==> flow/design.v <==
module ffD(clk, rst, Din, Dout);
input clk, rst;
input [31:0]Din;
output [31:0]Dout;
reg [31:0]Dout;
always@(posedge clk) 
begin
	if(rst==1)
	Dout <= 0;
	else
	Dout <= Din;
end
endmodule 
module mux1 (
		input [31:0] A, B,
		input Sel,
		output reg [31:0] Out
	);
	always @(Sel, A, B) begin
		case (Sel)
			0: Out = A;
			1:	Out = B;
		endcase
	end
endmodule
module extend (
	input [15:0]offset,
	output reg [31:0]offset32
);
always @(offset)
begin
 offset32[31:0] = {16'b0000000000000000,offset[15:0]};
end
endmodule
module alu(ctl, a, b, resultado);
  input [1:0] ctl;
  input [31:0] a, b;
  output reg [31:0] resultado;
  always @(*)
  begin
    case (ctl)
      2'b00 : resultado = a & b;  
      2'b01 : resultado = a | b;  
      2'b10 : resultado = a + b;  
      2'b11 : resultado = a - b;  
      default : resultado = 32'hxxxxxxxx;
   endcase
 end
endmodule
module control(instruction, ctrl);
    input [31:0] instruction;
	 output [20:0] ctrl;
    reg    [20:0] ctrl;
	 wire [11:0] opcode;
	 wire [4:0] rs, rt, rd;
    parameter LW = 12'b000111_xxxxxx;
    parameter SW = 12'b001000_xxxxxx;
    parameter ADD = 12'b000110_100000;
	 parameter SUB = 12'b000110_100010;
	 parameter AND = 12'b000110_100100;
	 parameter OR = 12'b000110_100101;
	 assign opcode[11:0] = {instruction[31:26], instruction[5:0]};
	 assign rs[4:0] = {instruction[25:21]};
	 assign rt[4:0] = {instruction[20:16]};
	 assign rd[4:0] = {instruction[15:11]};
    always @(instruction)
    begin
        casex (opcode)
          LW :
          begin
              ctrl[20:0]={6'b10_1_1_0_1,rs[4:0],5'b00000,rt[4:0]};
          end
          SW :
          begin
              ctrl[20:0]={6'b10_1_1_1_1,rs[4:0],5'b00000,rt[4:0]};
          end
          ADD :
          begin
              ctrl[20:0]={6'b10_0_0_0_1,rs[4:0],rt[4:0],rd[4:0]};
          end
          SUB :
          begin
              ctrl[20:0]={6'b11_0_0_0_1,rs[4:0],rt[4:0],rd[4:0]};
          end
          AND :
          begin
              ctrl[20:0]={6'b00_0_0_0_1,rs[4:0],rt[4:0],rd[4:0]};
          end
			 OR :
          begin
              ctrl[20:0]={6'b01_0_0_0_1,rs[4:0],rt[4:0],rd[4:0]};
          end
          default
          begin
              ctrl[20:0]={21'b0}; 
          end
        endcase
    end
endmodule
module PC(
  input rst,
  input clk,
  output reg [31:0]pc
  );
	always @(posedge clk or posedge rst)
		if (rst == 1)
		pc <= 0;
		else
		pc <= pc + 1;
  endmodule
module registerFile(addr1,addr2,out1,out2,addr_in,in,clk,rst);
input [4:0] addr1;	
input [4:0] addr2;	
output [31:0] out1;	
output [31:0] out2;	
input [4:0] addr_in;	
input [31:0] in;	
reg [31:0] out1;
reg [31:0] out2;
input clk, rst;
wire [511:0] regmem;
always @(posedge clk)
begin
		out1 <= addr1[4] ? 32'b0 : regmem[addr1[3:0]*32 +: 32];
		out2 <= addr2[4] ? 32'b0 : regmem[addr2[3:0]*32 +: 32];
end
genvar i;
generate
	for (i = 0; i < 16; i = i + 1) begin : REG
		reg [31:0] q;
		always @(negedge clk or posedge rst)
			if (rst)
				q <= 32'b0;
			else if (addr_in == i)
				q <= in;
		assign regmem[32*i +: 32] = q;
	end
endgenerate
endmodule
module data_memory(
clk , 
rst ,
address_0 , 
data_in , 
data_out,
cs_0 , 
we_0 
);
parameter data_0_WIDTH = 32 ;
parameter ADDR_WIDTH = 13 ;
input [ADDR_WIDTH-1:0] address_0 ;
input cs_0 ;
input we_0 ;
input clk;
input rst;
input [data_0_WIDTH-1:0] data_in ;
output reg [data_0_WIDTH-1:0] data_out;
wire [ADDR_WIDTH*data_0_WIDTH-1:0] mem;
genvar i;
generate
	for (i = 0; i < ADDR_WIDTH; i = i + 1) begin : WORD
		reg [data_0_WIDTH-1:0] q;
		always @ (posedge clk)
			if (rst)
				q <= (i == 0) ? 32'd1000 :
				     (i == 1) ? 32'd5000 :
				     (i == 2) ? 32'd2000 :
				     (i == 3) ? 32'd3000 : 32'd0;
			else if ( cs_0 && we_0 && address_0 == i )
				q <= data_in;
		assign mem[data_0_WIDTH*i +: data_0_WIDTH] = q;
	end
endgenerate
	always @ (posedge clk)
		begin : MEM_READ_0
			if (cs_0 && !we_0 && address_0 < ADDR_WIDTH) begin
				data_out <= mem[address_0*data_0_WIDTH +: data_0_WIDTH];
			end else begin
				data_out <= 0;
		end
	end
endmodule
module cpu (clk, rst, imem_addr, imem_data, test, test1);
	input clk, rst;
	output [6:0]imem_addr;
	input  [31:0]imem_data;
	output  [31:0]test;
	output [31:0]test1;
wire	 [31:0] inst;
wire   [31:0]ctrl, ctrl0, ctrl1, ctrl2;
wire   [20:0]controle;
wire	 [31:0]resultado;
wire   [31:0]data_out2;
wire   [31:0]pc;
wire	 [4:0]addr1, addr2, addr_in;
wire	 [31:0]out1, out2, out3;
wire	 [31:0]in;
wire	 rw;
wire	 [15:0]offset;
wire	 [31:0]offset32;
wire   sel1;
wire	 [31:0] imm;
wire   [31:0] data_out1;
wire	 [31:0]address_0;
wire	 [31:0] data_in;
wire	 [31:0]outrg1, outrg2;
wire	 [31:0] M, B, D, D1;
	assign imem_addr = pc[6:0];
	assign data_out2 = imem_data;
	PC PC(
		.rst(rst),
		.clk(clk),
		.pc(pc)
	);
ffD FF1(
		.rst(rst),
		.clk(clk),
		.Din(data_out2),
		.Dout(inst)
);
	registerFile RegisterFile(
		.addr1(inst[25:21]),
		.addr2(inst[20:16]),
		.out1(outrg1),
		.out2(outrg2),
		.addr_in(ctrl2[4:0]), 
		.in(out2),
		.rst(rst),
		.clk(clk)
	);
	control Controlador(
		.instruction(inst),
		.ctrl(controle)
	);
	extend Extend(
		.offset(inst[15:0]),
		.offset32(offset32)
	);
	ffD FF2(
		.rst(rst),
		.clk(clk),
		.Din(offset32),
		.Dout(imm)
		);
	ffD CONTROLE_0(
		.rst(rst),
		.clk(clk),
		.Din({11'b00000000000, controle[20:0]}),
		.Dout(ctrl0)
		);
	mux1 Mux1(
		.Sel(ctrl0[18]),
		.A(outrg2),
		.B(imm),
		.Out(out1)
	);
	alu Unidade_logica(
		.ctl(ctrl0[20:19]),
		.a(outrg1),
		.b(out1), 
		.resultado(resultado)
	);
	mux1 Mux3(
		.Sel(ctrl0[16]),
		.A(D),
		.B(resultado),
		.Out(out3)
	);
	ffD FF3(
		.rst(rst),
		.clk(clk),
		.Din(resultado),
		.Dout(D)
		);
	ffD CONTROLE_1(
		.rst(rst),
		.clk(clk),
		.Din(ctrl0),
		.Dout(ctrl1)
		);
	data_memory DataMemory(
		.address_0(out3[12:0]),
		.cs_0(ctrl1[15]),
		.we_0(ctrl0[16]),
		.data_in(outrg2),
		.data_out(M),
		.clk(clk),
		.rst(rst)
	);
	ffD FF5(
		.rst(rst),
		.clk(clk),
		.Din(D),
		.Dout(D1)
		);
	ffD CONTROLE_2(
		.rst(rst),
		.clk(clk),
		.Din(ctrl1),
		.Dout(ctrl2)
		);
	mux1 Mux2(
		.Sel(ctrl2[17]),
		.A(D1),
		.B(M),
		.Out(out2)
	);
	assign test[31:0] = inst[31:0];     
	assign test1[31:0] = out2[31:0];    
endmodule
clock: 2.51 ns
lec_check: 0
cap_margin: 20
cell_pad_in_sites_global_placement: 3
core_margin: 2
core_utilization: 72
cts_cluster_diameter: 332
gpl_timing_driven: 1
place_density: 0.67
setup_slack_margin: -0.19
slew_margin: 20
run.sh (not shown) runs the stock make flow with config.mk's settings and CLKGATE_MAP_FILE=.
The starting point did not get past 3_1_place_gp_skip_io.
Rerun with:
- CELL_PAD_IN_SITES_GLOBAL_PLACEMENT: 3 -> 0
- CTS_CLUSTER_SIZE: default -> 14
- SETUP_SLACK_MARGIN: -0.19 -> -0.02
- clock period: 2.51 -> 3.27 ns (I/O delays scaled with it)
The new run finished but fails on negative setup slack; synthesized area does not change; die area is unchanged; synthesized cell count stays the same.

* * *

== red ==
// cpu: RTL as listed in full above, without the edits since
Settings: LEC_CHECK=0, CAP_MARGIN=20, CORE_MARGIN=2, CORE_UTILIZATION=72, CTS_CLUSTER_DIAMETER=399, CTS_CLUSTER_SIZE=14, PLACE_DENSITY_LB_ADDON=0.2, SETUP_SLACK_MARGIN=-0.37, SLEW_MARGIN=20; clock period 3.75 ns.
red finished every stage; the final checks, however, were not passed, the failures being setup timing.
> inputs changed (red -> blue)
Settings: SETUP_SLACK_MARGIN no longer set, was -0.37; CTS_CLUSTER_DIAMETER no longer set, was 399; CTS_CLUSTER_SIZE now 99, was 14; CORE_UTILIZATION now 69, was 72; PLACE_DENSITY now 0.36, previously not set; PLACE_DENSITY_LB_ADDON no longer set, was 0.2; the clock period (ns, I/O delays scaled along) now 4.95, was 3.75.
End point of the critical path = FF3.Dout[22]$_SDFF_PP0_: blue; end point of the critical path = DataMemory.WORD[2].q[24]$_SDFFE_PP0P_: red. blue did not stop at any stage, and its layout met the timing, design-rule and antenna checks. red: flow complete, layout not clean; failing: setup timing. Relative to red, global-route usage has decreased by 5.8 points in blue. blue vs red: via count of the first global-routing pass down by more than 10%. Going from red to blue, via count shrank by a little under 10%. | die size | blue vs red | worse |. Higher critical path depth in cells goes to red over blue.
Input changes introduced in green (baseline for comparison: blue):
Settings: putting CTS_CLUSTER_DIAMETER at 398 where nothing was set; putting PLACE_DENSITY_LB_ADDON at 0.09 where nothing was set; swapping 99 for 14 in CTS_CLUSTER_SIZE; swapping 69 for 72 in CORE_UTILIZATION; putting SETUP_SLACK_MARGIN at 0.59 where nothing was set; clearing PLACE_DENSITY, which used to be 0.36; putting ABC_AREA at 1 where nothing was set; swapping 4.95 for 3.77 in the clock period (ns, I/O delays scaled along).
green: GRT-0232 in 5_1_grt -> run aborted. The total CTS buffers reported for green is smaller than that of blue by about 20%. Worst setup slack before clock tree synthesis: green vs blue down 0.29 ns. Yosys-reported design area after synthesis was higher in the run labelled green. From blue to green the numbers moved as follows: simple-gate portion of the synthesized area now larger, number of cell instances after yosys synthesis went up by 3114, sequential share of the synthesized area -4.7 points. Re final weighted congestion in routability-driven placement: blue was lower than green.
What orange does differently from green at the input level:
Settings: PLACE_DENSITY_LB_ADDON changed from 0.09 to 0.25; ABC_AREA removed (was 1); SETUP_SLACK_MARGIN changed from 0.59 to -0.36.
## What came out
When orange is set beside green, its post-synthesis cell area turns out to be about 10% smaller. Looking at adder-cell area share of the yosys netlist, orange sits 0.23 points above green. Cell count listed in synth_stat.txt down 37% in orange wrt green. Chip area from the yosys synthesis statistics is higher on green. Final checks on orange, whose flow otherwise completed, came back failing, citing setup timing. On vertical extent of the die: between green and orange, it ends up lower for orange. orange vs green — placed cell area dropped by more than 10%.
